<file path="flow/constraint.sdc">
create_clock -name core_clock -period 27.0 [get_ports {clk}]
set_input_delay 5.4000 -clock core_clock [delete_from_list [all_inputs] [get_ports {clk}]]
set_output_delay 5.4000 -clock core_clock [all_outputs]
set_load 0.01 [all_outputs]
</file>
<file path="flow/config.mk">
export PLATFORM = sky130hd
export DESIGN_NAME = Circle_Area_Calculator
export DESIGN_NICKNAME = Circle_Area_Calculator
export VERILOG_FILES = /design/flow/design.v
export SDC_FILE = /design/flow/constraint.sdc
export NUM_CORES = 4
export LEC_CHECK = 0
export CAP_MARGIN = 20
export CORE_MARGIN = 2
export CORE_UTILIZATION = 71
export MAX_ROUTING_LAYER = met4
export SLEW_MARGIN = 20
</file>
<file path="flow/run.sh">
#!/bin/bash
# the make line also repeats each setting of config.mk as NAME=value (left out here)
make -C /OpenROAD-flow-scripts/flow DESIGN_CONFIG=/design/flow/config.mk WORK_HOME=/design/flow/orfs CLKGATE_MAP_FILE= finish
</file>
<file path="flow/design.v">
module EntryBox(Ai, Bi, Pi, Gi);
  input Ai, Bi;
  output Pi, Gi;
  wire Pi, Gi;
  xor(Pi, Ai, Bi);
  and(Gi, Ai, Bi);
endmodule
module GenerateBox(Pi, Gi, Gki, G);
  input Pi, Gi, Gki;
  output G;
  wire G;
  wire w1, w2;
  and(w1, Pi, Gki);
  or(G, w1, Gi);
endmodule
module PropagateBox(Pi, Gi, Pki, Gki, P, G);
  input Pi, Gi, Pki, Gki;
  output P, G;
  wire P, G;
  and(P, Pi, Pki);  
  GenerateBox gbox(.Pi(Pi), .Gi(Gi), .Gki(Gki), .G(G));
endmodule
module SumBlock(Pi, Gki, Si);
  input Pi, Gki;
  output Si;
  wire Si;
  xor(Si, Pi, Gki);
endmodule
`timescale 1ns / 1ns
module KoggeStoneAdder8bit(A, B, Ci, S, Co);
  input Ci;
  input [7:0] A, B;
  output [7:0] S;
  output Co;
  wire [7:0] S;
  wire Co;
  wire P00, P01, P02, P03, P04, P05, P06, P07;
  wire G00, G01, G02, G03, G04, G05, G06, G07;
  wire P11, P12, P13, P14, P15, P16, P17;
  wire G10, G11, G12, G13, G14, G15, G16, G17;
  wire P23, P24, P25, P26, P27;
  wire G21, G22, G23, G24, G25, G26, G27;
  wire P37;
  wire G33, G34, G35, G36;
  EntryBox E0(.Ai(A[0]), .Bi(B[0]), .Pi(P00), .Gi(G00));
  EntryBox E1(.Ai(A[1]), .Bi(B[1]), .Pi(P01), .Gi(G01));
  EntryBox E2(.Ai(A[2]), .Bi(B[2]), .Pi(P02), .Gi(G02));
  EntryBox E3(.Ai(A[3]), .Bi(B[3]), .Pi(P03), .Gi(G03));
  EntryBox E4(.Ai(A[4]), .Bi(B[4]), .Pi(P04), .Gi(G04));
  EntryBox E5(.Ai(A[5]), .Bi(B[5]), .Pi(P05), .Gi(G05));
  EntryBox E6(.Ai(A[6]), .Bi(B[6]), .Pi(P06), .Gi(G06));
  EntryBox E7(.Ai(A[7]), .Bi(B[7]), .Pi(P07), .Gi(G07));
  GenerateBox  GB10 (.Pi(P00), .Gi(G00), .Gki(Ci),  .G(G10));
  PropagateBox PB11 (.Pi(P01), .Gi(G01), .Pki(P00), .Gki(G00), .P(P11), .G(G11));
  PropagateBox PB12 (.Pi(P02), .Gi(G02), .Pki(P01), .Gki(G01), .P(P12), .G(G12));
  PropagateBox PB13 (.Pi(P03), .Gi(G03), .Pki(P02), .Gki(G02), .P(P13), .G(G13));
  PropagateBox PB14 (.Pi(P04), .Gi(G04), .Pki(P03), .Gki(G03), .P(P14), .G(G14));
  PropagateBox PB15 (.Pi(P05), .Gi(G05), .Pki(P04), .Gki(G04), .P(P15), .G(G15));
  PropagateBox PB16 (.Pi(P06), .Gi(G06), .Pki(P05), .Gki(G05), .P(P16), .G(G16));
  PropagateBox PB17 (.Pi(P07), .Gi(G07), .Pki(P06), .Gki(G06), .P(P17), .G(G17));
  GenerateBox  GB21 (.Pi(P11), .Gi(G11), .Gki(Ci),  .G(G21));
  GenerateBox  GB22 (.Pi(P12), .Gi(G12), .Gki(G10), .G(G22));
  PropagateBox PB23 (.Pi(P13), .Gi(G13), .Pki(P11), .Gki(G11), .P(P23), .G(G23));
  PropagateBox PB24 (.Pi(P14), .Gi(G14), .Pki(P12), .Gki(G12), .P(P24), .G(G24));
  PropagateBox PB25 (.Pi(P15), .Gi(G15), .Pki(P13), .Gki(G13), .P(P25), .G(G25));
  PropagateBox PB26 (.Pi(P16), .Gi(G16), .Pki(P14), .Gki(G14), .P(P26), .G(G26));
  PropagateBox PB27 (.Pi(P17), .Gi(G17), .Pki(P15), .Gki(G15), .P(P27), .G(G27));
  GenerateBox  GB33 (.Pi(P23), .Gi(G23), .Gki(Ci),  .G(G33));
  GenerateBox  GB34 (.Pi(P24), .Gi(G24), .Gki(G10), .G(G34));
  GenerateBox  GB35 (.Pi(P25), .Gi(G25), .Gki(G21), .G(G35));
  GenerateBox  GB36 (.Pi(P26), .Gi(G26), .Gki(G22), .G(G36));
  PropagateBox PB37 (.Pi(P27), .Gi(G27), .Pki(P23), .Gki(G23), .P(P37), .G(G37));
  GenerateBox  GB47 (.Pi(P37), .Gi(G37), .Gki(Ci), .G(Co)); 
  SumBlock S0(.Pi(P00), .Gki(Ci),  .Si(S[0]));
  SumBlock S1(.Pi(P01), .Gki(G10), .Si(S[1]));
  SumBlock S2(.Pi(P02), .Gki(G21), .Si(S[2]));
  SumBlock S3(.Pi(P03), .Gki(G22), .Si(S[3]));
  SumBlock S4(.Pi(P04), .Gki(G33), .Si(S[4]));
  SumBlock S5(.Pi(P05), .Gki(G34), .Si(S[5]));
  SumBlock S6(.Pi(P06), .Gki(G35), .Si(S[6]));
  SumBlock S7(.Pi(P07), .Gki(G36), .Si(S[7]));
endmodule
`timescale 1ns / 1ns
module KSA_24bit(Ci, A, B, S, Co);
	input Ci;						 
	input [23:0] A, B;			 
	output wire [23:0] S;		 
	output wire Co;				 
	wire W1, W2;
	KoggeStoneAdder8bit KSA0(.A(A[7:0]),   .B(B[7:0]),   .Ci(Ci), .S(S[7:0]),   .Co(W1));
	KoggeStoneAdder8bit KSA1(.A(A[15:8]),  .B(B[15:8]),  .Ci(W1), .S(S[15:8]),  .Co(W2));
	KoggeStoneAdder8bit KSA2(.A(A[23:16]), .B(B[23:16]), .Ci(W2), .S(S[23:16]), .Co(Co));
endmodule
`timescale 1ns / 1ns
module KSA_48bit(Ci, A, B, S, Co);
	input Ci;						 
	input [47:0] A, B;			 
	output wire [47:0] S;		 
	output wire Co;				 
	wire W1, W2, W3, W4, W5;
	KoggeStoneAdder8bit KSA0(.A(A[7:0]),   .B(B[7:0]),   .Ci(Ci), .S(S[7:0]),   .Co(W1));
	KoggeStoneAdder8bit KSA1(.A(A[15:8]),  .B(B[15:8]),  .Ci(W1), .S(S[15:8]),  .Co(W2));
	KoggeStoneAdder8bit KSA2(.A(A[23:16]), .B(B[23:16]), .Ci(W2), .S(S[23:16]), .Co(W3));
	KoggeStoneAdder8bit KSA3(.A(A[31:24]), .B(B[31:24]), .Ci(W3), .S(S[31:24]), .Co(W4));
	KoggeStoneAdder8bit KSA4(.A(A[39:32]), .B(B[39:32]), .Ci(W4), .S(S[39:32]), .Co(W5));
	KoggeStoneAdder8bit KSA5(.A(A[47:40]), .B(B[47:40]), .Ci(W5), .S(S[47:40]), .Co(Co));
endmodule
module Mux(sel,in0,in1,out);
input wire sel;
input wire [23:0] in0,in1;
output wire [23:0] out;
assign out=(sel)? in1:in0;
endmodule
`timescale 1ns / 1ps
module FSA_24bit_u(Multiplicand, Multiplier, Result);
	input wire [23:0] Multiplicand;
	input wire [23:0] Multiplier;
	output wire [47:0] Result;
	wire [47:0] W0,	 W1,  W2,  W3,  W4,  W5,  W6,  W7,  W8,  W9,  W10, W11;
	wire [47:0] W12, W13, W14, W15, W16, W17, W18, W19, W20, W21;
	wire [23:0] WAND0,	WAND1,	WAND2,	WAND3,	WAND4,	WAND5,	WAND6,	WAND7; 
	wire [23:0] WAND8,	WAND9,	WAND10, WAND11, WAND12, WAND13, WAND14, WAND15; 
	wire [23:0] WAND16, WAND17, WAND18, WAND19, WAND20, WAND21, WAND22, WAND23;
	and(WAND0[0], Multiplicand[0], Multiplier[0]);
	and(WAND0[1], Multiplicand[1], Multiplier[0]);
	and(WAND0[2], Multiplicand[2], Multiplier[0]);
	and(WAND0[3], Multiplicand[3], Multiplier[0]);
	and(WAND0[4], Multiplicand[4], Multiplier[0]);
	and(WAND0[5], Multiplicand[5], Multiplier[0]);
	and(WAND0[6], Multiplicand[6], Multiplier[0]);
	and(WAND0[7], Multiplicand[7], Multiplier[0]);
	and(WAND0[8], Multiplicand[8], Multiplier[0]);
	and(WAND0[9], Multiplicand[9], Multiplier[0]);
	and(WAND0[10], Multiplicand[10], Multiplier[0]);
	and(WAND0[11], Multiplicand[11], Multiplier[0]);
	and(WAND0[12], Multiplicand[12], Multiplier[0]);
	and(WAND0[13], Multiplicand[13], Multiplier[0]);
	and(WAND0[14], Multiplicand[14], Multiplier[0]);
	and(WAND0[15], Multiplicand[15], Multiplier[0]);
	and(WAND0[16], Multiplicand[16], Multiplier[0]);
	and(WAND0[17], Multiplicand[17], Multiplier[0]);
	and(WAND0[18], Multiplicand[18], Multiplier[0]);
	and(WAND0[19], Multiplicand[19], Multiplier[0]);
	and(WAND0[20], Multiplicand[20], Multiplier[0]);
	and(WAND0[21], Multiplicand[21], Multiplier[0]);
	and(WAND0[22], Multiplicand[22], Multiplier[0]);
	and(WAND0[23], Multiplicand[23], Multiplier[0]);
	and(WAND1[0], Multiplicand[0], Multiplier[1]);
	and(WAND1[1], Multiplicand[1], Multiplier[1]);
	and(WAND1[2], Multiplicand[2], Multiplier[1]);
	and(WAND1[3], Multiplicand[3], Multiplier[1]);
	and(WAND1[4], Multiplicand[4], Multiplier[1]);
	and(WAND1[5], Multiplicand[5], Multiplier[1]);
	and(WAND1[6], Multiplicand[6], Multiplier[1]);
	and(WAND1[7], Multiplicand[7], Multiplier[1]);
	and(WAND1[8], Multiplicand[8], Multiplier[1]);
	and(WAND1[9], Multiplicand[9], Multiplier[1]);
	and(WAND1[10], Multiplicand[10], Multiplier[1]);
	and(WAND1[11], Multiplicand[11], Multiplier[1]);
	and(WAND1[12], Multiplicand[12], Multiplier[1]);
	and(WAND1[13], Multiplicand[13], Multiplier[1]);
	and(WAND1[14], Multiplicand[14], Multiplier[1]);
	and(WAND1[15], Multiplicand[15], Multiplier[1]);
	and(WAND1[16], Multiplicand[16], Multiplier[1]);
	and(WAND1[17], Multiplicand[17], Multiplier[1]);
	and(WAND1[18], Multiplicand[18], Multiplier[1]);
	and(WAND1[19], Multiplicand[19], Multiplier[1]);
	and(WAND1[20], Multiplicand[20], Multiplier[1]);
	and(WAND1[21], Multiplicand[21], Multiplier[1]);
	and(WAND1[22], Multiplicand[22], Multiplier[1]);
	and(WAND1[23], Multiplicand[23], Multiplier[1]);
	and(WAND2[0], Multiplicand[0], Multiplier[2]);
	and(WAND2[1], Multiplicand[1], Multiplier[2]);
	and(WAND2[2], Multiplicand[2], Multiplier[2]);
	and(WAND2[3], Multiplicand[3], Multiplier[2]);
	and(WAND2[4], Multiplicand[4], Multiplier[2]);
	and(WAND2[5], Multiplicand[5], Multiplier[2]);
	and(WAND2[6], Multiplicand[6], Multiplier[2]);
	and(WAND2[7], Multiplicand[7], Multiplier[2]);
	and(WAND2[8], Multiplicand[8], Multiplier[2]);
	and(WAND2[9], Multiplicand[9], Multiplier[2]);
	and(WAND2[10], Multiplicand[10], Multiplier[2]);
	and(WAND2[11], Multiplicand[11], Multiplier[2]);
	and(WAND2[12], Multiplicand[12], Multiplier[2]);
	and(WAND2[13], Multiplicand[13], Multiplier[2]);
	and(WAND2[14], Multiplicand[14], Multiplier[2]);
	and(WAND2[15], Multiplicand[15], Multiplier[2]);
	and(WAND2[16], Multiplicand[16], Multiplier[2]);
	and(WAND2[17], Multiplicand[17], Multiplier[2]);
	and(WAND2[18], Multiplicand[18], Multiplier[2]);
	and(WAND2[19], Multiplicand[19], Multiplier[2]);
	and(WAND2[20], Multiplicand[20], Multiplier[2]);
	and(WAND2[21], Multiplicand[21], Multiplier[2]);
	and(WAND2[22], Multiplicand[22], Multiplier[2]);
	and(WAND2[23], Multiplicand[23], Multiplier[2]);
	and(WAND3[0], Multiplicand[0], Multiplier[3]);
	and(WAND3[1], Multiplicand[1], Multiplier[3]);
	and(WAND3[2], Multiplicand[2], Multiplier[3]);
	and(WAND3[3], Multiplicand[3], Multiplier[3]);
	and(WAND3[4], Multiplicand[4], Multiplier[3]);
	and(WAND3[5], Multiplicand[5], Multiplier[3]);
	and(WAND3[6], Multiplicand[6], Multiplier[3]);
	and(WAND3[7], Multiplicand[7], Multiplier[3]);
	and(WAND3[8], Multiplicand[8], Multiplier[3]);
	and(WAND3[9], Multiplicand[9], Multiplier[3]);
	and(WAND3[10], Multiplicand[10], Multiplier[3]);
	and(WAND3[11], Multiplicand[11], Multiplier[3]);
	and(WAND3[12], Multiplicand[12], Multiplier[3]);
	and(WAND3[13], Multiplicand[13], Multiplier[3]);
	and(WAND3[14], Multiplicand[14], Multiplier[3]);
	and(WAND3[15], Multiplicand[15], Multiplier[3]);
	and(WAND3[16], Multiplicand[16], Multiplier[3]);
	and(WAND3[17], Multiplicand[17], Multiplier[3]);
	and(WAND3[18], Multiplicand[18], Multiplier[3]);
	and(WAND3[19], Multiplicand[19], Multiplier[3]);
	and(WAND3[20], Multiplicand[20], Multiplier[3]);
	and(WAND3[21], Multiplicand[21], Multiplier[3]);
	and(WAND3[22], Multiplicand[22], Multiplier[3]);
	and(WAND3[23], Multiplicand[23], Multiplier[3]);
	and(WAND4[0], Multiplicand[0], Multiplier[4]);
	and(WAND4[1], Multiplicand[1], Multiplier[4]);
	and(WAND4[2], Multiplicand[2], Multiplier[4]);
	and(WAND4[3], Multiplicand[3], Multiplier[4]);
	and(WAND4[4], Multiplicand[4], Multiplier[4]);
	and(WAND4[5], Multiplicand[5], Multiplier[4]);
	and(WAND4[6], Multiplicand[6], Multiplier[4]);
	and(WAND4[7], Multiplicand[7], Multiplier[4]);
	and(WAND4[8], Multiplicand[8], Multiplier[4]);
	and(WAND4[9], Multiplicand[9], Multiplier[4]);
	and(WAND4[10], Multiplicand[10], Multiplier[4]);
	and(WAND4[11], Multiplicand[11], Multiplier[4]);
	and(WAND4[12], Multiplicand[12], Multiplier[4]);
	and(WAND4[13], Multiplicand[13], Multiplier[4]);
	and(WAND4[14], Multiplicand[14], Multiplier[4]);
	and(WAND4[15], Multiplicand[15], Multiplier[4]);
	and(WAND4[16], Multiplicand[16], Multiplier[4]);
	and(WAND4[17], Multiplicand[17], Multiplier[4]);
	and(WAND4[18], Multiplicand[18], Multiplier[4]);
	and(WAND4[19], Multiplicand[19], Multiplier[4]);
	and(WAND4[20], Multiplicand[20], Multiplier[4]);
	and(WAND4[21], Multiplicand[21], Multiplier[4]);
	and(WAND4[22], Multiplicand[22], Multiplier[4]);
	and(WAND4[23], Multiplicand[23], Multiplier[4]);
	and(WAND5[0], Multiplicand[0], Multiplier[5]);
	and(WAND5[1], Multiplicand[1], Multiplier[5]);
	and(WAND5[2], Multiplicand[2], Multiplier[5]);
	and(WAND5[3], Multiplicand[3], Multiplier[5]);
	and(WAND5[4], Multiplicand[4], Multiplier[5]);
	and(WAND5[5], Multiplicand[5], Multiplier[5]);
	and(WAND5[6], Multiplicand[6], Multiplier[5]);
	and(WAND5[7], Multiplicand[7], Multiplier[5]);
	and(WAND5[8], Multiplicand[8], Multiplier[5]);
	and(WAND5[9], Multiplicand[9], Multiplier[5]);
	and(WAND5[10], Multiplicand[10], Multiplier[5]);
	and(WAND5[11], Multiplicand[11], Multiplier[5]);
	and(WAND5[12], Multiplicand[12], Multiplier[5]);
	and(WAND5[13], Multiplicand[13], Multiplier[5]);
	and(WAND5[14], Multiplicand[14], Multiplier[5]);
	and(WAND5[15], Multiplicand[15], Multiplier[5]);
	and(WAND5[16], Multiplicand[16], Multiplier[5]);
	and(WAND5[17], Multiplicand[17], Multiplier[5]);
	and(WAND5[18], Multiplicand[18], Multiplier[5]);
	and(WAND5[19], Multiplicand[19], Multiplier[5]);
	and(WAND5[20], Multiplicand[20], Multiplier[5]);
	and(WAND5[21], Multiplicand[21], Multiplier[5]);
	and(WAND5[22], Multiplicand[22], Multiplier[5]);
	and(WAND5[23], Multiplicand[23], Multiplier[5]);
	and(WAND6[0], Multiplicand[0], Multiplier[6]);
	and(WAND6[1], Multiplicand[1], Multiplier[6]);
	and(WAND6[2], Multiplicand[2], Multiplier[6]);
	and(WAND6[3], Multiplicand[3], Multiplier[6]);
	and(WAND6[4], Multiplicand[4], Multiplier[6]);
	and(WAND6[5], Multiplicand[5], Multiplier[6]);
	and(WAND6[6], Multiplicand[6], Multiplier[6]);
	and(WAND6[7], Multiplicand[7], Multiplier[6]);
	and(WAND6[8], Multiplicand[8], Multiplier[6]);
	and(WAND6[9], Multiplicand[9], Multiplier[6]);
	and(WAND6[10], Multiplicand[10], Multiplier[6]);
	and(WAND6[11], Multiplicand[11], Multiplier[6]);
	and(WAND6[12], Multiplicand[12], Multiplier[6]);
	and(WAND6[13], Multiplicand[13], Multiplier[6]);
	and(WAND6[14], Multiplicand[14], Multiplier[6]);
	and(WAND6[15], Multiplicand[15], Multiplier[6]);
	and(WAND6[16], Multiplicand[16], Multiplier[6]);
	and(WAND6[17], Multiplicand[17], Multiplier[6]);
	and(WAND6[18], Multiplicand[18], Multiplier[6]);
	and(WAND6[19], Multiplicand[19], Multiplier[6]);
	and(WAND6[20], Multiplicand[20], Multiplier[6]);
	and(WAND6[21], Multiplicand[21], Multiplier[6]);
	and(WAND6[22], Multiplicand[22], Multiplier[6]);
	and(WAND6[23], Multiplicand[23], Multiplier[6]);
	and(WAND7[0], Multiplicand[0], Multiplier[7]);
	and(WAND7[1], Multiplicand[1], Multiplier[7]);
	and(WAND7[2], Multiplicand[2], Multiplier[7]);
	and(WAND7[3], Multiplicand[3], Multiplier[7]);
	and(WAND7[4], Multiplicand[4], Multiplier[7]);
	and(WAND7[5], Multiplicand[5], Multiplier[7]);
	and(WAND7[6], Multiplicand[6], Multiplier[7]);
	and(WAND7[7], Multiplicand[7], Multiplier[7]);
	and(WAND7[8], Multiplicand[8], Multiplier[7]);
	and(WAND7[9], Multiplicand[9], Multiplier[7]);
	and(WAND7[10], Multiplicand[10], Multiplier[7]);
	and(WAND7[11], Multiplicand[11], Multiplier[7]);
	and(WAND7[12], Multiplicand[12], Multiplier[7]);
	and(WAND7[13], Multiplicand[13], Multiplier[7]);
	and(WAND7[14], Multiplicand[14], Multiplier[7]);
	and(WAND7[15], Multiplicand[15], Multiplier[7]);
	and(WAND7[16], Multiplicand[16], Multiplier[7]);
	and(WAND7[17], Multiplicand[17], Multiplier[7]);
	and(WAND7[18], Multiplicand[18], Multiplier[7]);
	and(WAND7[19], Multiplicand[19], Multiplier[7]);
	and(WAND7[20], Multiplicand[20], Multiplier[7]);
	and(WAND7[21], Multiplicand[21], Multiplier[7]);
	and(WAND7[22], Multiplicand[22], Multiplier[7]);
	and(WAND7[23], Multiplicand[23], Multiplier[7]);
	and(WAND8[0], Multiplicand[0], Multiplier[8]);
	and(WAND8[1], Multiplicand[1], Multiplier[8]);
	and(WAND8[2], Multiplicand[2], Multiplier[8]);
	and(WAND8[3], Multiplicand[3], Multiplier[8]);
	and(WAND8[4], Multiplicand[4], Multiplier[8]);
	and(WAND8[5], Multiplicand[5], Multiplier[8]);
	and(WAND8[6], Multiplicand[6], Multiplier[8]);
	and(WAND8[7], Multiplicand[7], Multiplier[8]);
	and(WAND8[8], Multiplicand[8], Multiplier[8]);
	and(WAND8[9], Multiplicand[9], Multiplier[8]);
	and(WAND8[10], Multiplicand[10], Multiplier[8]);
	and(WAND8[11], Multiplicand[11], Multiplier[8]);
	and(WAND8[12], Multiplicand[12], Multiplier[8]);
	and(WAND8[13], Multiplicand[13], Multiplier[8]);
	and(WAND8[14], Multiplicand[14], Multiplier[8]);
	and(WAND8[15], Multiplicand[15], Multiplier[8]);
	and(WAND8[16], Multiplicand[16], Multiplier[8]);
	and(WAND8[17], Multiplicand[17], Multiplier[8]);
	and(WAND8[18], Multiplicand[18], Multiplier[8]);
	and(WAND8[19], Multiplicand[19], Multiplier[8]);
	and(WAND8[20], Multiplicand[20], Multiplier[8]);
	and(WAND8[21], Multiplicand[21], Multiplier[8]);
	and(WAND8[22], Multiplicand[22], Multiplier[8]);
	and(WAND8[23], Multiplicand[23], Multiplier[8]);
	and(WAND9[0], Multiplicand[0], Multiplier[9]);
	and(WAND9[1], Multiplicand[1], Multiplier[9]);
	and(WAND9[2], Multiplicand[2], Multiplier[9]);
	and(WAND9[3], Multiplicand[3], Multiplier[9]);
	and(WAND9[4], Multiplicand[4], Multiplier[9]);
	and(WAND9[5], Multiplicand[5], Multiplier[9]);
	and(WAND9[6], Multiplicand[6], Multiplier[9]);
	and(WAND9[7], Multiplicand[7], Multiplier[9]);
	and(WAND9[8], Multiplicand[8], Multiplier[9]);
	and(WAND9[9], Multiplicand[9], Multiplier[9]);
	and(WAND9[10], Multiplicand[10], Multiplier[9]);
	and(WAND9[11], Multiplicand[11], Multiplier[9]);
	and(WAND9[12], Multiplicand[12], Multiplier[9]);
	and(WAND9[13], Multiplicand[13], Multiplier[9]);
	and(WAND9[14], Multiplicand[14], Multiplier[9]);
	and(WAND9[15], Multiplicand[15], Multiplier[9]);
	and(WAND9[16], Multiplicand[16], Multiplier[9]);
	and(WAND9[17], Multiplicand[17], Multiplier[9]);
	and(WAND9[18], Multiplicand[18], Multiplier[9]);
	and(WAND9[19], Multiplicand[19], Multiplier[9]);
	and(WAND9[20], Multiplicand[20], Multiplier[9]);
	and(WAND9[21], Multiplicand[21], Multiplier[9]);
	and(WAND9[22], Multiplicand[22], Multiplier[9]);
	and(WAND9[23], Multiplicand[23], Multiplier[9]);
	and(WAND10[0], Multiplicand[0], Multiplier[10]);
	and(WAND10[1], Multiplicand[1], Multiplier[10]);
	and(WAND10[2], Multiplicand[2], Multiplier[10]);
	and(WAND10[3], Multiplicand[3], Multiplier[10]);
	and(WAND10[4], Multiplicand[4], Multiplier[10]);
	and(WAND10[5], Multiplicand[5], Multiplier[10]);
	and(WAND10[6], Multiplicand[6], Multiplier[10]);
	and(WAND10[7], Multiplicand[7], Multiplier[10]);
	and(WAND10[8], Multiplicand[8], Multiplier[10]);
	and(WAND10[9], Multiplicand[9], Multiplier[10]);
	and(WAND10[10], Multiplicand[10], Multiplier[10]);
	and(WAND10[11], Multiplicand[11], Multiplier[10]);
	and(WAND10[12], Multiplicand[12], Multiplier[10]);
	and(WAND10[13], Multiplicand[13], Multiplier[10]);
	and(WAND10[14], Multiplicand[14], Multiplier[10]);
	and(WAND10[15], Multiplicand[15], Multiplier[10]);
	and(WAND10[16], Multiplicand[16], Multiplier[10]);
	and(WAND10[17], Multiplicand[17], Multiplier[10]);
	and(WAND10[18], Multiplicand[18], Multiplier[10]);
	and(WAND10[19], Multiplicand[19], Multiplier[10]);
	and(WAND10[20], Multiplicand[20], Multiplier[10]);
	and(WAND10[21], Multiplicand[21], Multiplier[10]);
	and(WAND10[22], Multiplicand[22], Multiplier[10]);
	and(WAND10[23], Multiplicand[23], Multiplier[10]);
	and(WAND11[0], Multiplicand[0], Multiplier[11]);
	and(WAND11[1], Multiplicand[1], Multiplier[11]);
	and(WAND11[2], Multiplicand[2], Multiplier[11]);
	and(WAND11[3], Multiplicand[3], Multiplier[11]);
	and(WAND11[4], Multiplicand[4], Multiplier[11]);
	and(WAND11[5], Multiplicand[5], Multiplier[11]);
	and(WAND11[6], Multiplicand[6], Multiplier[11]);
	and(WAND11[7], Multiplicand[7], Multiplier[11]);
	and(WAND11[8], Multiplicand[8], Multiplier[11]);
	and(WAND11[9], Multiplicand[9], Multiplier[11]);
	and(WAND11[10], Multiplicand[10], Multiplier[11]);
	and(WAND11[11], Multiplicand[11], Multiplier[11]);
	and(WAND11[12], Multiplicand[12], Multiplier[11]);
	and(WAND11[13], Multiplicand[13], Multiplier[11]);
	and(WAND11[14], Multiplicand[14], Multiplier[11]);
	and(WAND11[15], Multiplicand[15], Multiplier[11]);
	and(WAND11[16], Multiplicand[16], Multiplier[11]);
	and(WAND11[17], Multiplicand[17], Multiplier[11]);
	and(WAND11[18], Multiplicand[18], Multiplier[11]);
	and(WAND11[19], Multiplicand[19], Multiplier[11]);
	and(WAND11[20], Multiplicand[20], Multiplier[11]);
	and(WAND11[21], Multiplicand[21], Multiplier[11]);
	and(WAND11[22], Multiplicand[22], Multiplier[11]);
	and(WAND11[23], Multiplicand[23], Multiplier[11]);
	and(WAND12[0], Multiplicand[0], Multiplier[12]);
	and(WAND12[1], Multiplicand[1], Multiplier[12]);
	and(WAND12[2], Multiplicand[2], Multiplier[12]);
	and(WAND12[3], Multiplicand[3], Multiplier[12]);
	and(WAND12[4], Multiplicand[4], Multiplier[12]);
	and(WAND12[5], Multiplicand[5], Multiplier[12]);
	and(WAND12[6], Multiplicand[6], Multiplier[12]);
	and(WAND12[7], Multiplicand[7], Multiplier[12]);
	and(WAND12[8], Multiplicand[8], Multiplier[12]);
	and(WAND12[9], Multiplicand[9], Multiplier[12]);
	and(WAND12[10], Multiplicand[10], Multiplier[12]);
	and(WAND12[11], Multiplicand[11], Multiplier[12]);
	and(WAND12[12], Multiplicand[12], Multiplier[12]);
	and(WAND12[13], Multiplicand[13], Multiplier[12]);
	and(WAND12[14], Multiplicand[14], Multiplier[12]);
	and(WAND12[15], Multiplicand[15], Multiplier[12]);
	and(WAND12[16], Multiplicand[16], Multiplier[12]);
	and(WAND12[17], Multiplicand[17], Multiplier[12]);
	and(WAND12[18], Multiplicand[18], Multiplier[12]);
	and(WAND12[19], Multiplicand[19], Multiplier[12]);
	and(WAND12[20], Multiplicand[20], Multiplier[12]);
	and(WAND12[21], Multiplicand[21], Multiplier[12]);
	and(WAND12[22], Multiplicand[22], Multiplier[12]);
	and(WAND12[23], Multiplicand[23], Multiplier[12]);
	and(WAND13[0], Multiplicand[0], Multiplier[13]);
	and(WAND13[1], Multiplicand[1], Multiplier[13]);
	and(WAND13[2], Multiplicand[2], Multiplier[13]);
	and(WAND13[3], Multiplicand[3], Multiplier[13]);
	and(WAND13[4], Multiplicand[4], Multiplier[13]);
	and(WAND13[5], Multiplicand[5], Multiplier[13]);
	and(WAND13[6], Multiplicand[6], Multiplier[13]);
	and(WAND13[7], Multiplicand[7], Multiplier[13]);
	and(WAND13[8], Multiplicand[8], Multiplier[13]);
	and(WAND13[9], Multiplicand[9], Multiplier[13]);
	and(WAND13[10], Multiplicand[10], Multiplier[13]);
	and(WAND13[11], Multiplicand[11], Multiplier[13]);
	and(WAND13[12], Multiplicand[12], Multiplier[13]);
	and(WAND13[13], Multiplicand[13], Multiplier[13]);
	and(WAND13[14], Multiplicand[14], Multiplier[13]);
	and(WAND13[15], Multiplicand[15], Multiplier[13]);
	and(WAND13[16], Multiplicand[16], Multiplier[13]);
	and(WAND13[17], Multiplicand[17], Multiplier[13]);
	and(WAND13[18], Multiplicand[18], Multiplier[13]);
	and(WAND13[19], Multiplicand[19], Multiplier[13]);
	and(WAND13[20], Multiplicand[20], Multiplier[13]);
	and(WAND13[21], Multiplicand[21], Multiplier[13]);
	and(WAND13[22], Multiplicand[22], Multiplier[13]);
	and(WAND13[23], Multiplicand[23], Multiplier[13]);
	and(WAND14[0], Multiplicand[0], Multiplier[14]);
	and(WAND14[1], Multiplicand[1], Multiplier[14]);
	and(WAND14[2], Multiplicand[2], Multiplier[14]);
	and(WAND14[3], Multiplicand[3], Multiplier[14]);
	and(WAND14[4], Multiplicand[4], Multiplier[14]);
	and(WAND14[5], Multiplicand[5], Multiplier[14]);
	and(WAND14[6], Multiplicand[6], Multiplier[14]);
	and(WAND14[7], Multiplicand[7], Multiplier[14]);
	and(WAND14[8], Multiplicand[8], Multiplier[14]);
	and(WAND14[9], Multiplicand[9], Multiplier[14]);
	and(WAND14[10], Multiplicand[10], Multiplier[14]);
	and(WAND14[11], Multiplicand[11], Multiplier[14]);
	and(WAND14[12], Multiplicand[12], Multiplier[14]);
	and(WAND14[13], Multiplicand[13], Multiplier[14]);
	and(WAND14[14], Multiplicand[14], Multiplier[14]);
	and(WAND14[15], Multiplicand[15], Multiplier[14]);
	and(WAND14[16], Multiplicand[16], Multiplier[14]);
	and(WAND14[17], Multiplicand[17], Multiplier[14]);
	and(WAND14[18], Multiplicand[18], Multiplier[14]);
	and(WAND14[19], Multiplicand[19], Multiplier[14]);
	and(WAND14[20], Multiplicand[20], Multiplier[14]);
	and(WAND14[21], Multiplicand[21], Multiplier[14]);
	and(WAND14[22], Multiplicand[22], Multiplier[14]);
	and(WAND14[23], Multiplicand[23], Multiplier[14]);
	and(WAND15[0], Multiplicand[0], Multiplier[15]);
	and(WAND15[1], Multiplicand[1], Multiplier[15]);
	and(WAND15[2], Multiplicand[2], Multiplier[15]);
	and(WAND15[3], Multiplicand[3], Multiplier[15]);
	and(WAND15[4], Multiplicand[4], Multiplier[15]);
	and(WAND15[5], Multiplicand[5], Multiplier[15]);
	and(WAND15[6], Multiplicand[6], Multiplier[15]);
	and(WAND15[7], Multiplicand[7], Multiplier[15]);
	and(WAND15[8], Multiplicand[8], Multiplier[15]);
	and(WAND15[9], Multiplicand[9], Multiplier[15]);
	and(WAND15[10], Multiplicand[10], Multiplier[15]);
	and(WAND15[11], Multiplicand[11], Multiplier[15]);
	and(WAND15[12], Multiplicand[12], Multiplier[15]);
	and(WAND15[13], Multiplicand[13], Multiplier[15]);
	and(WAND15[14], Multiplicand[14], Multiplier[15]);
	and(WAND15[15], Multiplicand[15], Multiplier[15]);
	and(WAND15[16], Multiplicand[16], Multiplier[15]);
	and(WAND15[17], Multiplicand[17], Multiplier[15]);
	and(WAND15[18], Multiplicand[18], Multiplier[15]);
	and(WAND15[19], Multiplicand[19], Multiplier[15]);
	and(WAND15[20], Multiplicand[20], Multiplier[15]);
	and(WAND15[21], Multiplicand[21], Multiplier[15]);
	and(WAND15[22], Multiplicand[22], Multiplier[15]);
	and(WAND15[23], Multiplicand[23], Multiplier[15]);
	and(WAND16[0], Multiplicand[0], Multiplier[16]);
	and(WAND16[1], Multiplicand[1], Multiplier[16]);
	and(WAND16[2], Multiplicand[2], Multiplier[16]);
	and(WAND16[3], Multiplicand[3], Multiplier[16]);
	and(WAND16[4], Multiplicand[4], Multiplier[16]);
	and(WAND16[5], Multiplicand[5], Multiplier[16]);
	and(WAND16[6], Multiplicand[6], Multiplier[16]);
	and(WAND16[7], Multiplicand[7], Multiplier[16]);
	and(WAND16[8], Multiplicand[8], Multiplier[16]);
	and(WAND16[9], Multiplicand[9], Multiplier[16]);
	and(WAND16[10], Multiplicand[10], Multiplier[16]);
	and(WAND16[11], Multiplicand[11], Multiplier[16]);
	and(WAND16[12], Multiplicand[12], Multiplier[16]);
	and(WAND16[13], Multiplicand[13], Multiplier[16]);
	and(WAND16[14], Multiplicand[14], Multiplier[16]);
	and(WAND16[15], Multiplicand[15], Multiplier[16]);
	and(WAND16[16], Multiplicand[16], Multiplier[16]);
	and(WAND16[17], Multiplicand[17], Multiplier[16]);
	and(WAND16[18], Multiplicand[18], Multiplier[16]);
	and(WAND16[19], Multiplicand[19], Multiplier[16]);
	and(WAND16[20], Multiplicand[20], Multiplier[16]);
	and(WAND16[21], Multiplicand[21], Multiplier[16]);
	and(WAND16[22], Multiplicand[22], Multiplier[16]);
	and(WAND16[23], Multiplicand[23], Multiplier[16]);
	and(WAND17[0], Multiplicand[0], Multiplier[17]);
	and(WAND17[1], Multiplicand[1], Multiplier[17]);
	and(WAND17[2], Multiplicand[2], Multiplier[17]);
	and(WAND17[3], Multiplicand[3], Multiplier[17]);
	and(WAND17[4], Multiplicand[4], Multiplier[17]);
	and(WAND17[5], Multiplicand[5], Multiplier[17]);
	and(WAND17[6], Multiplicand[6], Multiplier[17]);
	and(WAND17[7], Multiplicand[7], Multiplier[17]);
	and(WAND17[8], Multiplicand[8], Multiplier[17]);
	and(WAND17[9], Multiplicand[9], Multiplier[17]);
	and(WAND17[10], Multiplicand[10], Multiplier[17]);
	and(WAND17[11], Multiplicand[11], Multiplier[17]);
	and(WAND17[12], Multiplicand[12], Multiplier[17]);
	and(WAND17[13], Multiplicand[13], Multiplier[17]);
	and(WAND17[14], Multiplicand[14], Multiplier[17]);
	and(WAND17[15], Multiplicand[15], Multiplier[17]);
	and(WAND17[16], Multiplicand[16], Multiplier[17]);
	and(WAND17[17], Multiplicand[17], Multiplier[17]);
	and(WAND17[18], Multiplicand[18], Multiplier[17]);
	and(WAND17[19], Multiplicand[19], Multiplier[17]);
	and(WAND17[20], Multiplicand[20], Multiplier[17]);
	and(WAND17[21], Multiplicand[21], Multiplier[17]);
	and(WAND17[22], Multiplicand[22], Multiplier[17]);
	and(WAND17[23], Multiplicand[23], Multiplier[17]);
	and(WAND18[0], Multiplicand[0], Multiplier[18]);
	and(WAND18[1], Multiplicand[1], Multiplier[18]);
	and(WAND18[2], Multiplicand[2], Multiplier[18]);
	and(WAND18[3], Multiplicand[3], Multiplier[18]);
	and(WAND18[4], Multiplicand[4], Multiplier[18]);
	and(WAND18[5], Multiplicand[5], Multiplier[18]);
	and(WAND18[6], Multiplicand[6], Multiplier[18]);
	and(WAND18[7], Multiplicand[7], Multiplier[18]);
	and(WAND18[8], Multiplicand[8], Multiplier[18]);
	and(WAND18[9], Multiplicand[9], Multiplier[18]);
	and(WAND18[10], Multiplicand[10], Multiplier[18]);
	and(WAND18[11], Multiplicand[11], Multiplier[18]);
	and(WAND18[12], Multiplicand[12], Multiplier[18]);
	and(WAND18[13], Multiplicand[13], Multiplier[18]);
	and(WAND18[14], Multiplicand[14], Multiplier[18]);
	and(WAND18[15], Multiplicand[15], Multiplier[18]);
	and(WAND18[16], Multiplicand[16], Multiplier[18]);
	and(WAND18[17], Multiplicand[17], Multiplier[18]);
	and(WAND18[18], Multiplicand[18], Multiplier[18]);
	and(WAND18[19], Multiplicand[19], Multiplier[18]);
	and(WAND18[20], Multiplicand[20], Multiplier[18]);
	and(WAND18[21], Multiplicand[21], Multiplier[18]);
	and(WAND18[22], Multiplicand[22], Multiplier[18]);
	and(WAND18[23], Multiplicand[23], Multiplier[18]);
	and(WAND19[0], Multiplicand[0], Multiplier[19]);
	and(WAND19[1], Multiplicand[1], Multiplier[19]);
	and(WAND19[2], Multiplicand[2], Multiplier[19]);
	and(WAND19[3], Multiplicand[3], Multiplier[19]);
	and(WAND19[4], Multiplicand[4], Multiplier[19]);
	and(WAND19[5], Multiplicand[5], Multiplier[19]);
	and(WAND19[6], Multiplicand[6], Multiplier[19]);
	and(WAND19[7], Multiplicand[7], Multiplier[19]);
	and(WAND19[8], Multiplicand[8], Multiplier[19]);
	and(WAND19[9], Multiplicand[9], Multiplier[19]);
	and(WAND19[10], Multiplicand[10], Multiplier[19]);
	and(WAND19[11], Multiplicand[11], Multiplier[19]);
	and(WAND19[12], Multiplicand[12], Multiplier[19]);
	and(WAND19[13], Multiplicand[13], Multiplier[19]);
	and(WAND19[14], Multiplicand[14], Multiplier[19]);
	and(WAND19[15], Multiplicand[15], Multiplier[19]);
	and(WAND19[16], Multiplicand[16], Multiplier[19]);
	and(WAND19[17], Multiplicand[17], Multiplier[19]);
	and(WAND19[18], Multiplicand[18], Multiplier[19]);
	and(WAND19[19], Multiplicand[19], Multiplier[19]);
	and(WAND19[20], Multiplicand[20], Multiplier[19]);
	and(WAND19[21], Multiplicand[21], Multiplier[19]);
	and(WAND19[22], Multiplicand[22], Multiplier[19]);
	and(WAND19[23], Multiplicand[23], Multiplier[19]);
	and(WAND20[0], Multiplicand[0], Multiplier[20]);
	and(WAND20[1], Multiplicand[1], Multiplier[20]);
	and(WAND20[2], Multiplicand[2], Multiplier[20]);
	and(WAND20[3], Multiplicand[3], Multiplier[20]);
	and(WAND20[4], Multiplicand[4], Multiplier[20]);
	and(WAND20[5], Multiplicand[5], Multiplier[20]);
	and(WAND20[6], Multiplicand[6], Multiplier[20]);
	and(WAND20[7], Multiplicand[7], Multiplier[20]);
	and(WAND20[8], Multiplicand[8], Multiplier[20]);
	and(WAND20[9], Multiplicand[9], Multiplier[20]);
	and(WAND20[10], Multiplicand[10], Multiplier[20]);
	and(WAND20[11], Multiplicand[11], Multiplier[20]);
	and(WAND20[12], Multiplicand[12], Multiplier[20]);
	and(WAND20[13], Multiplicand[13], Multiplier[20]);
	and(WAND20[14], Multiplicand[14], Multiplier[20]);
	and(WAND20[15], Multiplicand[15], Multiplier[20]);
	and(WAND20[16], Multiplicand[16], Multiplier[20]);
	and(WAND20[17], Multiplicand[17], Multiplier[20]);
	and(WAND20[18], Multiplicand[18], Multiplier[20]);
	and(WAND20[19], Multiplicand[19], Multiplier[20]);
	and(WAND20[20], Multiplicand[20], Multiplier[20]);
	and(WAND20[21], Multiplicand[21], Multiplier[20]);
	and(WAND20[22], Multiplicand[22], Multiplier[20]);
	and(WAND20[23], Multiplicand[23], Multiplier[20]);
	and(WAND21[0], Multiplicand[0], Multiplier[21]);
	and(WAND21[1], Multiplicand[1], Multiplier[21]);
	and(WAND21[2], Multiplicand[2], Multiplier[21]);
	and(WAND21[3], Multiplicand[3], Multiplier[21]);
	and(WAND21[4], Multiplicand[4], Multiplier[21]);
	and(WAND21[5], Multiplicand[5], Multiplier[21]);
	and(WAND21[6], Multiplicand[6], Multiplier[21]);
	and(WAND21[7], Multiplicand[7], Multiplier[21]);
	and(WAND21[8], Multiplicand[8], Multiplier[21]);
	and(WAND21[9], Multiplicand[9], Multiplier[21]);
	and(WAND21[10], Multiplicand[10], Multiplier[21]);
	and(WAND21[11], Multiplicand[11], Multiplier[21]);
	and(WAND21[12], Multiplicand[12], Multiplier[21]);
	and(WAND21[13], Multiplicand[13], Multiplier[21]);
	and(WAND21[14], Multiplicand[14], Multiplier[21]);
	and(WAND21[15], Multiplicand[15], Multiplier[21]);
	and(WAND21[16], Multiplicand[16], Multiplier[21]);
	and(WAND21[17], Multiplicand[17], Multiplier[21]);
	and(WAND21[18], Multiplicand[18], Multiplier[21]);
	and(WAND21[19], Multiplicand[19], Multiplier[21]);
	and(WAND21[20], Multiplicand[20], Multiplier[21]);
	and(WAND21[21], Multiplicand[21], Multiplier[21]);
	and(WAND21[22], Multiplicand[22], Multiplier[21]);
	and(WAND21[23], Multiplicand[23], Multiplier[21]);
	and(WAND22[0], Multiplicand[0], Multiplier[22]);
	and(WAND22[1], Multiplicand[1], Multiplier[22]);
	and(WAND22[2], Multiplicand[2], Multiplier[22]);
	and(WAND22[3], Multiplicand[3], Multiplier[22]);
	and(WAND22[4], Multiplicand[4], Multiplier[22]);
	and(WAND22[5], Multiplicand[5], Multiplier[22]);
	and(WAND22[6], Multiplicand[6], Multiplier[22]);
	and(WAND22[7], Multiplicand[7], Multiplier[22]);
	and(WAND22[8], Multiplicand[8], Multiplier[22]);
	and(WAND22[9], Multiplicand[9], Multiplier[22]);
	and(WAND22[10], Multiplicand[10], Multiplier[22]);
	and(WAND22[11], Multiplicand[11], Multiplier[22]);
	and(WAND22[12], Multiplicand[12], Multiplier[22]);
	and(WAND22[13], Multiplicand[13], Multiplier[22]);
	and(WAND22[14], Multiplicand[14], Multiplier[22]);
	and(WAND22[15], Multiplicand[15], Multiplier[22]);
	and(WAND22[16], Multiplicand[16], Multiplier[22]);
	and(WAND22[17], Multiplicand[17], Multiplier[22]);
	and(WAND22[18], Multiplicand[18], Multiplier[22]);
	and(WAND22[19], Multiplicand[19], Multiplier[22]);
	and(WAND22[20], Multiplicand[20], Multiplier[22]);
	and(WAND22[21], Multiplicand[21], Multiplier[22]);
	and(WAND22[22], Multiplicand[22], Multiplier[22]);
	and(WAND22[23], Multiplicand[23], Multiplier[22]);
	and(WAND23[0], Multiplicand[0], Multiplier[23]);
	and(WAND23[1], Multiplicand[1], Multiplier[23]);
	and(WAND23[2], Multiplicand[2], Multiplier[23]);
	and(WAND23[3], Multiplicand[3], Multiplier[23]);
	and(WAND23[4], Multiplicand[4], Multiplier[23]);
	and(WAND23[5], Multiplicand[5], Multiplier[23]);
	and(WAND23[6], Multiplicand[6], Multiplier[23]);
	and(WAND23[7], Multiplicand[7], Multiplier[23]);
	and(WAND23[8], Multiplicand[8], Multiplier[23]);
	and(WAND23[9], Multiplicand[9], Multiplier[23]);
	and(WAND23[10], Multiplicand[10], Multiplier[23]);
	and(WAND23[11], Multiplicand[11], Multiplier[23]);
	and(WAND23[12], Multiplicand[12], Multiplier[23]);
	and(WAND23[13], Multiplicand[13], Multiplier[23]);
	and(WAND23[14], Multiplicand[14], Multiplier[23]);
	and(WAND23[15], Multiplicand[15], Multiplier[23]);
	and(WAND23[16], Multiplicand[16], Multiplier[23]);
	and(WAND23[17], Multiplicand[17], Multiplier[23]);
	and(WAND23[18], Multiplicand[18], Multiplier[23]);
	and(WAND23[19], Multiplicand[19], Multiplier[23]);
	and(WAND23[20], Multiplicand[20], Multiplier[23]);
	and(WAND23[21], Multiplicand[21], Multiplier[23]);
	and(WAND23[22], Multiplicand[22], Multiplier[23]);
	and(WAND23[23], Multiplicand[23], Multiplier[23]);
	KSA_48bit KSA0  (.Ci(1'b0), .A({24'b0, WAND0}),         .B({23'b0, WAND1, 1'b0}),   .S(W0),  .Co());
	KSA_48bit KSA1  (.Ci(1'b0), .A({22'b0, WAND2, 2'b0}),   .B({21'b0, WAND3, 3'b0}),   .S(W1),  .Co());
	KSA_48bit KSA2  (.Ci(1'b0), .A({20'b0, WAND4, 4'b0}),   .B({19'b0, WAND5, 5'b0}),   .S(W2),  .Co());
	KSA_48bit KSA3  (.Ci(1'b0), .A({18'b0, WAND6, 6'b0}),   .B({17'b0, WAND7, 7'b0}),   .S(W3),  .Co());
	KSA_48bit KSA4  (.Ci(1'b0), .A({16'b0, WAND8, 8'b0}),   .B({15'b0, WAND9, 9'b0}),   .S(W4),  .Co());
	KSA_48bit KSA5  (.Ci(1'b0), .A({14'b0, WAND10, 10'b0}), .B({13'b0, WAND11, 11'b0}), .S(W5),  .Co());
	KSA_48bit KSA6  (.Ci(1'b0), .A({12'b0, WAND12, 12'b0}), .B({11'b0, WAND13, 13'b0}), .S(W6),  .Co());
	KSA_48bit KSA7  (.Ci(1'b0), .A({10'b0, WAND14, 14'b0}), .B({9'b0, WAND15, 15'b0}),  .S(W7),  .Co());
	KSA_48bit KSA8  (.Ci(1'b0), .A({8'b0, WAND16, 16'b0}),  .B({7'b0, WAND17, 17'b0}),  .S(W8),  .Co());
	KSA_48bit KSA9  (.Ci(1'b0), .A({6'b0, WAND18, 18'b0}),  .B({5'b0, WAND19, 19'b0}),  .S(W9),  .Co());
	KSA_48bit KSA10 (.Ci(1'b0), .A({4'b0, WAND20, 20'b0}),  .B({3'b0, WAND21, 21'b0}),  .S(W10), .Co());
	KSA_48bit KSA11 (.Ci(1'b0), .A({2'b0, WAND22, 22'b0}),  .B({1'b0, WAND23, 23'b0}),  .S(W11), .Co());
	KSA_48bit KSA12 (.Ci(1'b0), .A(W0),    .B(W1),    .S(W12),   .Co());
	KSA_48bit KSA13 (.Ci(1'b0), .A(W2),    .B(W3),    .S(W13),   .Co());
	KSA_48bit KSA14 (.Ci(1'b0), .A(W4),    .B(W5),    .S(W14),   .Co());
	KSA_48bit KSA15 (.Ci(1'b0), .A(W6),    .B(W7),    .S(W15),   .Co());
	KSA_48bit KSA16 (.Ci(1'b0), .A(W8),    .B(W9),    .S(W16),   .Co());
	KSA_48bit KSA17 (.Ci(1'b0), .A(W10),   .B(W11),   .S(W17),   .Co());
	KSA_48bit KSA18 (.Ci(1'b0), .A(W12),   .B(W13),   .S(W18),   .Co());
	KSA_48bit KSA19 (.Ci(1'b0), .A(W14),   .B(W15),   .S(W19),   .Co());
	KSA_48bit KSA20 (.Ci(1'b0), .A(W16),   .B(W17),   .S(W20),   .Co());
	KSA_48bit KSA21 (.Ci(1'b0), .A(W18),   .B(W19),   .S(W21),   .Co());
	KSA_48bit KSA22 (.Ci(1'b0), .A(W20),   .B(W21),   .S(Result),   .Co());
endmodule
`timescale 1ns / 1ps
module FloatMultiplier_rounding(Multiplicand, Multiplier, Result);
	input wire [31:0] Multiplicand;
	input wire [31:0] Multiplier;
	output wire [31:0] Result;
	wire [47:0] Wmult;
	wire [23:0] Wmux, Wround;
	wire [7:0] WE1;
	FSA_24bit_u Mult( .Multiplicand({1'b1,Multiplicand[22:0]}), .Multiplier({1'b1,Multiplier[22:0]}), .Result(Wmult));
	Mux m2to1( .sel(Wmult[47]), .in0(Wmult[45:22]), .in1(Wmult[46:23]), .out(Wmux));
	KSA_24bit addr( .Ci(Wmux[0]), .A({1'b0,Wmux[23:1]}), .B(24'b0), .S(Wround), .Co());
	assign Result[22:0] = Wround[22:0];
	KoggeStoneAdder8bit Add1( .A(Multiplicand[30:23]), .B(8'b10000001), .Ci(Wmult[47]), .S(WE1), .Co());
	KoggeStoneAdder8bit Add2( .A(WE1), .B(Multiplier[30:23]), .Ci(Wround[23]), .S(Result[30:23]), .Co());
	xor x1(Result[31],Multiplicand[31],Multiplier[31]);
endmodule
module Circle_Area_Calculator(clk, rst, radius, area);
  input wire clk, rst;
  input wire [31:0] radius;
  output reg [31:0] area;
  wire [31:0] Square_radius, Result;
  parameter Pi = 32'b01000000010010010000111111010000;
  FloatMultiplier_rounding FM0(.Multiplicand(radius), .Multiplier(radius), .Result(Square_radius));
  FloatMultiplier_rounding FM1(.Multiplicand(Square_radius), .Multiplier(Pi), .Result(Result));
  always @(posedge clk) begin
	if(rst) begin
		area[31:0] <= 1'b0;
	end else begin
		area[31:0] <= Result[31:0];
	end
  end
endmodule
</file>
==> run summary, run 1 <==
cts bufs inserted = 5
Top cell area share = 24.4%
fp util = 71.5%
Syn Inst Count = 4297
ys flops = 31
Cell Type Count = 106
# IOs = 66
fa+ha+maj area frac = 31.0%
Simple Share, Synth = 19.2%
DIE WIDTH = 217 um
fraction of the mapped netlist area in compound gates = 25.5%
XOR/XNOR Area Share = 16.4%
yosys stat area = 32300 um2
Stop stage = global routing (5_1_grt)
gpl congestion = 0.970
Dominant flop cell = dfxtp_1
mux frac, synth = 0.609%
cell type with the largest total area = ha_1
core area = 45100 um2
status = did not finish
num rows = 78
maximum clock path buffer count = 2
top cells by count = ha_1, xnor2_1, a21oi_1
clk root buf = clkbuf_16
Syn Area/Cell = 7.51 um2
Synth Cell Area = 32300 um2
post-DP HPWL = 84600 um
Die Y = 217 um
Hold-fix buffers, CTS = 0
clock sink count = 31
Synthesis Warnings = 2
top cells by area = ha_1, xnor2_1, fa_1
Port Buf Inserts = 62
yosys cell count = 4297
ys async rst share = 0%
full die area = 47100 um2
# H-tree levels = 2
Synth logic family = adder cells
Post-synth EDFFs = 0
DP Area = 39300 um2
sequential area share after synthesis = 1.92%
most common cell in the netlist = ha_1
[per-stage QoR]
stage	util [%]	setup slack, ps	std cells	hold WS (ps)
after CTS	89.7	-80.7	5702	5920
after detailed placement	87.2	-1750	5640	6140
after global placement	87.2	-1060	5640	6140
after floorplan	-	6.87	4299	5600
[timing repair]
action,in CTS
gates cloned,2
gates resized,149
setup buffers,52
pin swaps,139
endpoints found under the setup margin,31
==> inputs of run 2 (changes only) <==
- CORE_UTILIZATION: 71 -> 64
- CTS_CLUSTER_DIAMETER: not set -> 90
- CTS_CLUSTER_SIZE: not set -> 99
- MAX_ROUTING_LAYER: met4 -> not set
- PLACE_DENSITY_LB_ADDON: not set -> 0.08
- SETUP_SLACK_MARGIN: not set -> -2.0
- TNS_END_PERCENT: not set -> 5
- clock period: 27.0 -> 30.0 ns (I/O delays scaled with it)
==> run summary, run 2 <==
gpl congestion = 0.930 (-4.2%)
layout check faults = setup timing
Post-Layout Inst Area = 36700 um2
setup violators final = 2
yosys stat area = 32300 um2 (unchanged)
CTS tree = built
fa+ha+maj area frac = 31.0% (unchanged)
Worst slew margin = 27.3%
Hold-fix buffers, CTS = 0 (unchanged)
Log Warnings = 30
Port Buf Inserts = 62 (unchanged)
WHS Endpoint = area[30]
Achievable Freq = 33.3 MHz
crit-path max FO = 5
period utilization = 100%
First-pass DRT Iterations = 6
most common cell in the netlist = ha_1
crit path kind = in2reg
top cells by area = ha_1, xnor2_1, fa_1
number of global-route vias before repair = 30.8k
yosys cell count = 4297 (unchanged)
fraction of the mapped netlist area in compound gates = 25.5% (unchanged)
Place WS = -804 ps (+947 ps)
final wirelength = 85800 um
ys flops = 31 (unchanged)
Hold Fails Final Rpt = 0
sequential area share after synthesis = 1.92% (unchanged)
clock-pin slew on the worst setup and hold paths = 50 ps
largest net degree at the start of global routing = 34
antenna diode count = 0
WP data required = 30160 ps
drt via density = 5.81
clk root buf = clkbuf_16
# nets final = 5460
Area Overhead vs Synth = 13.7%
# H-tree levels = 2 (unchanged)
via count = 31.2k
Placed Cells incl. Taps = 5357 (-5.0%)
critical path depth = 131
cts bufs inserted = 5 (unchanged)
core area = 50000 um2 (+11%)
Synth Cell Area = 32300 um2 (unchanged)
Top cell area share = 24.4% (unchanged)
WHS Path Cells = 3
DP Area = 36500 um2 (-7.2%)
Syn Inst Count = 4297 (unchanged)
Tot GR Track Use = 32.3%
Final WS setup = -36.8 ps
num rows = 82 (+5.1%)
CP max stage cell = fa_1
Critical Path End = area[30]
Syn Area/Cell = 7.51 um2 (unchanged)
MaxCap Viol Count = 0
ys async rst share = 0% (unchanged)
Synth logic family = adder cells
Simple Share, Synth = 19.2% (unchanged)
# IOs = 66 (unchanged)
XOR/XNOR Area Share = 16.4% (unchanged)
status = finished with violations
Slew Viols, Final = 0
Dominant flop cell = dfxtp_1
top cells by count = ha_1, xnor2_1, a21oi_1
per-cell routed wire length = 16.0 um
Post-CTS Resized = 0 (-100%)
clock sink count = 31 (unchanged)
Bufs and invs on worst path = 13
Synthesis Warnings = 2 (unchanged)
maximum clock path buffer count = 2 (unchanged)
global-route wire length before repair = 143000 um
Post-synth EDFFs = 0 (unchanged)
Slowest Stage Delay on Critical Path = 530 ps
full die area = 52200 um2 (+11%)
GRT Residual Overflow = 0
Critical Path AT = 30190 ps
initial antenna violation count = 1
Least-Margin Pin Slew = 1090 ps
Worst Setup Start Kind = primary input
remaining antenna violation count after routing = 0
fp util = 64.5% (-7.0 points)
crit path from = radius[0]
post-DP HPWL = 74700 um (-12%)
Most Frequent Cell on Critical Path = ha_1
DRC errors left = 0
Die Y = 228 um (+5.2%)
crit path capture type = flip-flop
worst min path class = in2reg
Cell Type Count = 106 (unchanged)
cell type with the largest total area = ha_1
DR iter-0 viols = 1693
non-filler cells, final = 5365
Setup Buffers After CTS = 0 (-100%)
cell family with most CP delay = AND-OR/OR-AND gates
DIE WIDTH = 228 um (+5.2%)
mux frac, synth = 0.609% (unchanged)
hold_sp = rst
Final Critical Period = 30040 ps
[run 2: stage by stage]
stage / util, % / hold WS [ps] / setup TNS [ps]
after floorplan: - / 6200 / 0
after global placement: 73.0 / 6740 / -747
after detailed placement: 73.0 / 6730 / -2930
after CTS: 73.3 / 6520 / -1430
after global routing: 73.4 / 6550 / -32990
final: 73.4 / 6510 / -70.9
[run 2: routing by layer]
metal | share of wire, % | GRT usage, %
met4 | 4.1 | 12.2
met3 | 3.7 | 1.91
met1 | 44 | 39.3
met5 | 0 | 0
met2 | 48 | 59.5
[run 2: cell type report]
type                    instances  area (um2)
clock buffers                   8         156
multi-input cells            3820       30000
repair buffers                482        3770
well taps                     672         841
flip-flops and latches         31         621
inverters                     352        1320
fillers                      4184       13300
==> inputs of run 3 (changes only) <==
- ABC_AREA: not set -> 1
- CORE_UTILIZATION: 64 -> 72
- CTS_CLUSTER_DIAMETER: 90 -> 353
- CTS_CLUSTER_SIZE: 99 -> 52
- HOLD_SLACK_MARGIN: not set -> -0.08
- MAX_ROUTING_LAYER: not set -> met4
- PLACE_DENSITY_LB_ADDON: 0.08 -> not set
- SETUP_SLACK_MARGIN: -2.0 -> not set
- TNS_END_PERCENT: 5 -> not set
- clock period: 30.0 -> 22.5 ns (I/O delays scaled with it)
==> run summary, run 3 <==
Simple Share, Synth = 20.6% (+1.4 points)
Dominant flop cell = dfxtp_1
most common cell in the netlist = inv_1
mux frac, synth = 0% (-0.61 points)
Cell Type Count = 69 (-35%)
XOR/XNOR Area Share = 16.1% (-0.38 points)
Top cell area share = 24.3% (-0.13 points)
fa+ha+maj area frac = 30.7% (-0.29 points)
Synthesis Warnings = 2 (unchanged)
core area = 44300 um2 (-11%)
Stop stage = detailed placement (3_5_place_dp)
yosys cell count = 5045 (+17%)
cell type with the largest total area = ha_1
Syn Inst Count = 5045 (+17%)
fp util = 73.2% (+8.6 points)
Syn Area/Cell = 6.43 um2 (-14%)
yosys stat area = 32400 um2 (+0.54%)
fraction of the mapped netlist area in compound gates = 16.9% (-8.6 points)
Synth logic family = adder cells
ys async rst share = 0% (unchanged)
top cells by area = ha_1, inv_1, nand2_1
sequential area share after synthesis = 1.91% (-0.010 points)
num rows = 77 (-6.1%)
Post-synth EDFFs = 0 (unchanged)
full die area = 46800 um2 (-10%)
ys flops = 31 (unchanged)
DIE WIDTH = 216 um (-5.4%)
top cells by count = inv_1, nand2_1, ha_1
gpl congestion = 0.977 (+5.1%)
Log Error = [ERROR DPL-0033] detailed placement checks failed during check placement.
Port Buf Inserts = 62 (unchanged)
# IOs = 66 (unchanged)
Synth Cell Area = 32400 um2 (+0.54%)
status = did not finish
Die Y = 216 um (-5.4%)
==> run 3: per-stage QoR <==
step	hold WS (ps)	cells	setup TNS, ps
global placement	5230	6850	-53970
floorplan	4680	5047	-7160
==> inputs of run 4 (changes only) <==
- CORE_UTILIZATION: 72 -> 64
- CTS_CLUSTER_DIAMETER: 353 -> 346
- CTS_CLUSTER_SIZE: 52 -> not set
- HOLD_SLACK_MARGIN: -0.08 -> not set
- clock period: 22.5 -> 24.5 ns (I/O delays scaled with it)
==> run summary, run 4 <==
fp util = 64.8% (-8.4 points)
Stop stage = global routing (5_1_grt)
yosys stat area = 32400 um2 (unchanged)
# H-tree levels = 2
top cells by count = inv_1, nand2_1, ha_1
Dominant flop cell = dfxtp_1
full die area = 52500 um2 (+12%)
cell type with the largest total area = ha_1
cts bufs inserted = 5
status = did not finish
yosys cell count = 5045 (unchanged)
Top cell area share = 24.3% (unchanged)
fraction of the mapped netlist area in compound gates = 16.9% (unchanged)
mux frac, synth = 0% (unchanged)
Port Buf Inserts = 62 (unchanged)
DIE WIDTH = 229 um (+6.0%)
core area = 50100 um2 (+13%)
Post-synth EDFFs = 0 (unchanged)
Synth Cell Area = 32400 um2 (unchanged)
# IOs = 66 (unchanged)
Cell Type Count = 69 (unchanged)
Simple Share, Synth = 20.6% (unchanged)
clock sink count = 31
Die Y = 229 um (+6.0%)
XOR/XNOR Area Share = 16.1% (unchanged)
ys flops = 31 (unchanged)
fa+ha+maj area frac = 30.7% (unchanged)
Synthesis Warnings = 2 (unchanged)
num rows = 82 (+6.5%)
top cells by area = ha_1, inv_1, nand2_1
Syn Inst Count = 5045 (unchanged)
clk root buf = clkbuf_16
most common cell in the netlist = inv_1
ys async rst share = 0% (unchanged)
Syn Area/Cell = 6.43 um2 (unchanged)
sequential area share after synthesis = 1.91% (unchanged)
Synth logic family = adder cells
gpl congestion = 0.954 (-2.3%)
post-DP HPWL = 79800 um
maximum clock path buffer count = 2
Place WS = -1930 ps
[run 4: repair_timing]
action                                  CTS
gates resized                           272
hold buffers                              0
hold endpoints to repair                  0
pin swaps                               172
buffers inserted                         84
cloned                                    4
endpoints found under the setup margin   31
[run 4: through the flow]
stage	area (um2)	cells
2_1_floorplan	32500	5047
3_3_place_gp	41300	6704
3_5_place_dp	41300	6704
4_1_cts	43100	6798
==> inputs of run 5 (changes only) <==
- CORE_UTILIZATION: 64 -> 72
- CTS_CLUSTER_DIAMETER: 346 -> 197
- CTS_CLUSTER_SIZE: not set -> 98
- MAX_ROUTING_LAYER: met4 -> not set
- PLACE_DENSITY: not set -> 0.39
- TNS_END_PERCENT: not set -> 20
- clock period: 24.5 -> 34.5 ns (I/O delays scaled with it)
==> run summary, run 5 <==
Syn Area/Cell = 6.43 um2 (unchanged)
# nets final = 5821
clock-pin slew on the worst setup and hold paths = 50 ps
status = no timing/DRC/antenna violations
top cells by count = inv_1, nand2_1, ha_1
MaxCap Viol Count = 0
crit path capture type = flip-flop
fa+ha+maj area frac = 30.7% (unchanged)
drt via density = 5.42
RSZ-0062 raised after global routing = no
Cell Type Count = 69 (unchanged)
remaining antenna violation count after routing = 0
clk root buf = clkbuf_16
Sum Neg Setup Slack = 0 ps
Least-Margin Pin Slew = 806 ps
WHS Endpoint = area[30]
CTS tree = built
WHS Path Cells = 7
cell family with most CP delay = simple AND/OR/NAND/NOR gates
# H-tree levels = 2 (unchanged)
crit path from = radius[2]
number of global-route vias before repair = 28.8k
fraction of the mapped netlist area in compound gates = 16.9% (unchanged)
Port Buf Inserts = 62 (unchanged)
Synth Cell Area = 32400 um2 (unchanged)
period utilization = 91.6%
CP max stage cell = fa_1
GRT Residual Overflow = 0
final wirelength = 76100 um
clock sink count = 31 (unchanged)
num rows = 77 (-6.1%)
most common cell in the netlist = inv_1
cell type with the largest total area = ha_1
Achievable Freq = 31.6 MHz
Synthesis Warnings = 2 (unchanged)
setup violators final = 0
Worst Setup Start Kind = primary input
Worst slew margin = 46.1%
WP data required = 34620 ps
critical path depth = 140
core area = 44300 um2 (-11%)
antenna diode count = 0
Critical Path End = area[28]
initial antenna violation count = 0
ys flops = 31 (unchanged)
post-DP HPWL = 66000 um (-17%)
Post-CTS Resized = 0 (-100%)
Log Warnings = 32
hold_sp = radius[29]
Dominant flop cell = dfxtp_1
Slew Viols, Final = 0
Place WS = 3040 ps (+4970 ps)
cts bufs inserted = 5 (unchanged)
per-cell routed wire length = 13.5 um
yosys stat area = 32400 um2 (unchanged)
full die area = 46800 um2 (-11%)
crit path kind = in2reg
Synth logic family = adder cells
DIE WIDTH = 216 um (-5.6%)
Hold Fails Final Rpt = 0
top cells by area = ha_1, inv_1, nand2_1
# IOs = 66 (unchanged)
DR iter-0 viols = 1716
Final WS setup = 2890 ps
First-pass DRT Iterations = 5
Post-synth EDFFs = 0 (unchanged)
Die Y = 216 um (-5.6%)
XOR/XNOR Area Share = 16.1% (unchanged)
Hold-fix buffers, CTS = 0 (unchanged)
worst min path class = in2reg
Setup Buffers After CTS = 0 (-100%)
yosys cell count = 5045 (unchanged)
Slowest Stage Delay on Critical Path = 490 ps
crit-path max FO = 34
DRC errors left = 0
fp util = 73.2% (+8.4 points)
global-route wire length before repair = 129000 um
via count = 30.6k
maximum clock path buffer count = 2 (unchanged)
sequential area share after synthesis = 1.91% (unchanged)
Syn Inst Count = 5045 (unchanged)
gpl congestion = 0.924 (-3.2%)
largest net degree at the start of global routing = 35
mux frac, synth = 0% (unchanged)
ys async rst share = 0% (unchanged)
Bufs and invs on worst path = 17
Top cell area share = 24.3% (unchanged)
Final Critical Period = 31610 ps
Simple Share, Synth = 20.6% (unchanged)
Critical Path AT = 31720 ps
Area Overhead vs Synth = 4.04%
Most Frequent Cell on Critical Path = nor2_1
Tot GR Track Use = 32.3%
-- run 5: per-layer routing --
metal  track usage, %  routed length [um]  vias up
li1                 -                   -    16100
met1             43.2               36000    13700
met2             57.0               34800      615
met3             2.53                3850       90
met4             6.35                1440        0
met5                0                   0        -
-- run 5: layout make-up --
type	count	area [um2]
multi-input combinational	3838	27300
fill	3868	10600
inverter	1092	4100
timing repair buffer	85	793
tap	592	741
sequential	31	621
clock buffer	6	139
clock inverter	1	5.00
-- run 5: stage by stage --
stage,instances,instance area [um2],hold WS [ps],utilization [%]
floorplan,5047,32400,7080,-
finish,5645,33700,7660,76.1
detailed placement,5638,33600,7630,75.8
CTS,5645,33700,7660,76.1
global route,5645,33700,7770,76.1
global placement,5638,33600,7630,75.8
